// Top
module Top(
  input         clock,
                reset,
  input  [31:0] io_address,
  input         io_addr_strobe,
  input  [31:0] io_write_data,
  input         io_write_strobe,
  input  [3:0]  io_byte_enable,
  input         io_read_strobe,
  output [31:0] io_read_data,
  input  [15:0] sw,
  output [15:0] led,
  output [7:0]  anode_assert,
  output [6:0]  segs
);
Size: about 1600 cells after synthesis, roughly 210 flip-flops, roughly 12000 µm² of cells after synthesis.
Settings: LEC_CHECK=0, ABC_AREA=0, CAP_MARGIN=0, CELL_PAD_IN_SITES_GLOBAL_PLACEMENT=3, CORE_ASPECT_RATIO=1.18, CORE_MARGIN=2, CORE_UTILIZATION=40, CTS_CLUSTER_DIAMETER=248, GPL_TIMING_DRIVEN=0, MIN_ROUTING_LAYER=met2, SLEW_MARGIN=20; clock period 5.43 ns.
run.sh (not shown) runs the stock make flow with config.mk's settings and CLKGATE_MAP_FILE=.
The starting point ended with an error in global placement.
Then changed:
ABC_AREA = default   (was 0)
CAP_MARGIN = 20   (was 0)
CELL_PAD_IN_SITES_GLOBAL_PLACEMENT = default   (was 3)
CORE_ASPECT_RATIO = default   (was 1.18)
CTS_CLUSTER_DIAMETER = default   (was 248)
GPL_TIMING_DRIVEN = default   (was 0)
MIN_ROUTING_LAYER = default   (was met2)
clock period = 4.5 ns   (was 5.43 ns; I/O delays follow)
What happened: The changed run ran to the end with no violations; die size barely changes; synthesized cell count stays the same; area after synthesis does not change.

Starting RTL as in the previous note.
==> flow/design.v (excerpt) <==
module Top(
  input         clock,
                reset,
  input  [31:0] io_address,
  input         io_addr_strobe,
  input  [31:0] io_write_data,
  input         io_write_strobe,
  input  [3:0]  io_byte_enable,
  input         io_read_strobe,
  output [31:0] io_read_data,
  input  [15:0] sw,
  output [15:0] led,
  output [7:0]  anode_assert,
  output [6:0]  segs
);
clock: 1.73 ns
lec_check: 0
cap_margin: 20
cell_pad_in_sites_global_placement: 0
core_margin: 2
core_utilization: 72
cts_cluster_diameter: 197
max_routing_layer: met5
min_routing_layer: met1
place_density: 0.4
setup_slack_margin: 0.1
slew_margin: 20
The baseline stopped in detailed placement (3_5_place_dp).
Edit:
CELL_PAD_IN_SITES_GLOBAL_PLACEMENT = default   (was 0)
CORE_UTILIZATION = 40   (was 72)
CTS_CLUSTER_DIAMETER = default   (was 197)
MAX_ROUTING_LAYER = default   (was met5)
MIN_ROUTING_LAYER = default   (was met1)
PLACE_DENSITY = default   (was 0.4)
SETUP_SLACK_MARGIN = default   (was 0.1)
clock period = 4.45 ns   (was 1.73 ns; I/O delays follow)
Outcome:
- The changed run passed the timing, DRC and antenna checks
- synthesized area is unchanged
- die size came out higher by 77%
- synthesized cell count stays the same
Edit:
CORE_UTILIZATION = 66   (was 40)
clock period = 1.06 ns   (was 4.45 ns; I/O delays follow)
=>
- With this change the flow died in clock tree synthesis (4_1_cts) on DPL-0038
- area after synthesis is unchanged
- synthesized cell count does not change
- die area decreases by 39%
Edit:
CAP_MARGIN = 0   (was 20)
CELL_PAD_IN_SITES_GLOBAL_PLACEMENT = 0   (was default)
MAX_ROUTING_LAYER = met5   (was default)
MIN_ROUTING_LAYER = met1   (was default)
clock period = 3.82 ns   (was 1.06 ns; I/O delays follow)
Now the flow completed and failed the layout checks on setup timing.
Die size is unchanged.
Synthesized area does not change.
Synthesized cell count stays the same.

== ember ==
Starting RTL as in the previous note.
==> flow/config.mk <==
export PLATFORM = sky130hd
export DESIGN_NAME = Top
export DESIGN_NICKNAME = Top
export VERILOG_FILES = /design/flow/design.v
export SDC_FILE = /design/flow/constraint.sdc
export NUM_CORES = 4
export LEC_CHECK = 0
export CAP_MARGIN = 5
export CELL_PAD_IN_SITES_DETAIL_PLACEMENT = 1
export CELL_PAD_IN_SITES_GLOBAL_PLACEMENT = 1
export CORE_ASPECT_RATIO = 1.06
export CORE_MARGIN = 2
export CORE_UTILIZATION = 22
export MAX_ROUTING_LAYER = met5
export MIN_ROUTING_LAYER = met1
export PLACE_DENSITY_LB_ADDON = 0.19
export SETUP_SLACK_MARGIN = -0.09
export SLEW_MARGIN = 40
==> flow/constraint.sdc <==
create_clock -name core_clock -period 3.82 [get_ports {clock}]
set_input_delay 0.7640 -clock core_clock [delete_from_list [all_inputs] [get_ports {clock}]]
set_output_delay 0.7640 -clock core_clock [all_outputs]
set_load 0.01 [all_outputs]
What the final checks of ember revealed, after a flow that finished every stage, was a layout that fails on setup timing.
Here is what was changed in the inputs of zinc compared with ember.
Settings: SLEW_MARGIN changed from 40 to 20; CAP_MARGIN changed from 5 to 20; CTS_CLUSTER_SIZE newly set to 37; PLACE_DENSITY newly set to 0.64; CELL_PAD_IN_SITES_GLOBAL_PLACEMENT changed from 1 to 0; SETUP_SLACK_MARGIN removed (was -0.09); CELL_PAD_IN_SITES_DETAIL_PLACEMENT removed (was 1); CORE_ASPECT_RATIO removed (was 1.06); CORE_UTILIZATION changed from 22 to 70; PLACE_DENSITY_LB_ADDON removed (was 0.19).
--- outcome ---
zinc is listed as incomplete: the tool reported an error in global routing (5_1_grt) and the run ended there.
Relative to ember, the horizontal die dimension measured on zinc has decreased by more than a quarter.
Re fraction of synthesis flops using an asynchronous set or reset pin: no difference whatsoever between ember and zinc.
Relative to ember, the total setup buffers inserted after CTS of zinc is higher by 9.
Compared with ember, zinc improves pre-CTS worst setup slack.
From ember to zinc the numbers moved as follows: detailed-placement wirelength estimate decreased 11000 um; chip footprint lost about 70%; number of synthesized flops with an enable pin comparable; fraction of the core area occupied by cells at floorplan went up by 49 points.
